wip/cedar:
==> flow/design.v (excerpt) <==
module adc_mul                   
(
    input  logic         clk_i,                                                
    input  logic         rst_i,                                                
    input  logic [11:0]  x_i,                                                  
    input  logic [11:0]  y_i,                                                  
    input  logic [11:0]  z_i,                                                  
    output logic [11:0]  fp_o                                                  
);
Size in the first run: roughly 8300 cells after synthesis, about 150 flip-flops, roughly 50 I/O pins, about 54000 um2 of cells after synthesis.
export LEC_CHECK = 0
export ABC_AREA = 1
export CAP_MARGIN = 25
export CELL_PAD_IN_SITES_DETAIL_PLACEMENT = 1
export CORE_ASPECT_RATIO = 1.48
export CORE_MARGIN = 5
export CORE_UTILIZATION = 18
export CTS_CLUSTER_SIZE = 61
export GPL_ROUTABILITY_DRIVEN = 1
export GPL_TIMING_DRIVEN = 0
export HOLD_SLACK_MARGIN = -0.06
export MIN_ROUTING_LAYER = met2
export PLACE_DENSITY_LB_ADDON = 0.12
export SLEW_MARGIN = 0
create_clock -name core_clock -period 140.0 [get_ports {clk_i}]
run.sh (not shown) runs the stock make flow with config.mk's settings and CLKGATE_MAP_FILE=.
wip/cedar | status: complete | timing, DRC, antenna: pass
Changes in wip/sierra relative to wip/cedar:
- CELL_PAD_IN_SITES_GLOBAL_PLACEMENT: unset -> 3
- SETUP_SLACK_MARGIN: unset -> -2.0
- PLACE_DENSITY_LB_ADDON: 0.12 -> 0.06
- GPL_ROUTABILITY_DRIVEN: 1 -> unset
- HOLD_SLACK_MARGIN: -0.06 -> unset
- CAP_MARGIN: 25 -> 20
- CTS_CLUSTER_SIZE: 61 -> unset
- CORE_MARGIN: 5 -> 10
- MIN_ROUTING_LAYER: met2 -> unset
- the clock period (ns, I/O delays scaled along): 140.0 -> 57.6
--- outcome ---
Vias: wip/sierra fewer than wip/cedar. Delta (wip/sierra minus wip/cedar): final-layout clock-cell area share held, post-route standard cell area excluding fillers went up 12%. The setup TNS of wip/sierra is lower than that of wip/cedar. In wip/sierra, average wire per cell in the routed design is higher than in wip/cedar. From the logs: wip/sierra reached the end of the flow and failed the layout checks with negative setup slack. The source-to-sink clock delay at the later pin of the worst-skew pair of wip/sierra exceeds that of wip/cedar by 40 ps. The CTS sink count on wip/sierra is in line with that on wip/cedar. [compare] base=wip/cedar new=wip/sierra: critical path depth climbed 16, total of plain and repair buffers excluding clock buffers up 365. wip/cedar and wip/sierra ended up with nearly the same area inside the core boundary.
## Diff of input files: wip/tundra against wip/sierra
- CORE_UTILIZATION now 31, was 18
- CTS_CLUSTER_SIZE now 48, previously not set
- CELL_PAD_IN_SITES_DETAIL_PLACEMENT now 0, was 1
- CTS_CLUSTER_DIAMETER now 107, previously not set
- TNS_END_PERCENT now 10, previously not set
- CELL_PAD_IN_SITES_GLOBAL_PLACEMENT no longer set, was 3
--- outcome ---
- Of wip/sierra and wip/tundra, none finishes clean.
- Completing all stages was not enough for wip/sierra: its layout failed the final checks because of negative setup slack.
- Diff wip/sierra -> wip/tundra: register-to-register slack went up, non-clock buffer count saw an increase, standard-cell row count now smaller.
- wip/tundra: time the worst path needs with I/O delays and setup is 2050 ps lower than what wip/sierra reported.
- Relative to wip/sierra, growth of design area from synthesis to finish has decreased by 1.8 points in wip/tundra.
- Between wip/sierra and wip/tundra, the number of logic gates does not differ in any meaningful way.
- In wip/tundra, total non-filler cell area in the finished layout is lower than in wip/sierra.
- Compared with wip/sierra, cell depth of the worst setup path in wip/tundra decreased by a few percent.
The inputs of wip/yarrow differ from those of wip/tundra as listed below.
- CORE_UTILIZATION now 18, was 31
- CORE_ASPECT_RATIO now 0.5, was 1.48
- CELL_PAD_IN_SITES_DETAIL_PLACEMENT now 1, was 0
- CTS_CLUSTER_SIZE no longer set, was 48
- TNS_END_PERCENT no longer set, was 10
- CTS_CLUSTER_DIAMETER no longer set, was 107
Notes after the runs:
wip/yarrow: flow complete, layout not clean; failing: negative setup slack. Post-synth net total: wip/tundra vs wip/yarrow identical. Re minimum clock period after layout: wip/tundra was lower than wip/yarrow. Timing-limited maximum frequency | wip/yarrow below wip/tundra. From wip/tundra to wip/yarrow the numbers moved as follows: buffer share of cell area moved down, total via count in the routed design lost 2287, routed wire length went up 14%. Global-route wire length before repair on wip/yarrow is behind wip/tundra. [wip/yarrow vs wip/tundra] clock latency reported for the late side of the worst-skew pair: higher in wip/yarrow. Design area (lower): wip/yarrow.
Setup changes, wip/yarrow to wip/nickel
- clearing CORE_ASPECT_RATIO, which used to be 0.5
- clearing GPL_TIMING_DRIVEN, which used to be 0
- swapping 10 for 2 in CORE_MARGIN
- swapping 0 for 20 in SLEW_MARGIN
- swapping 18 for 58 in CORE_UTILIZATION
- clearing PLACE_DENSITY_LB_ADDON, which used to be 0.06
- clearing SETUP_SLACK_MARGIN, which used to be -2.0
- clearing CELL_PAD_IN_SITES_DETAIL_PLACEMENT, which used to be 1
- clearing ABC_AREA, which used to be 1
- swapping 57.6 for 50.2 in the clock period (ns, I/O delays scaled along)
Notes after the runs:
Multi-input gate area in the final layout up about 0.9% in wip/nickel wrt wip/yarrow. wip/yarrow ended up with more cell instances than wip/nickel did. The final report for wip/nickel shows a completed flow and a layout that fails verification, specifically negative setup slack. Summary of wip/nickel over wip/yarrow: largest driver fanout on the critical path went up by 4; via count of the first global-routing pass has increased; fraction of the core area covered by cells at the end of the flow rose 61 points.
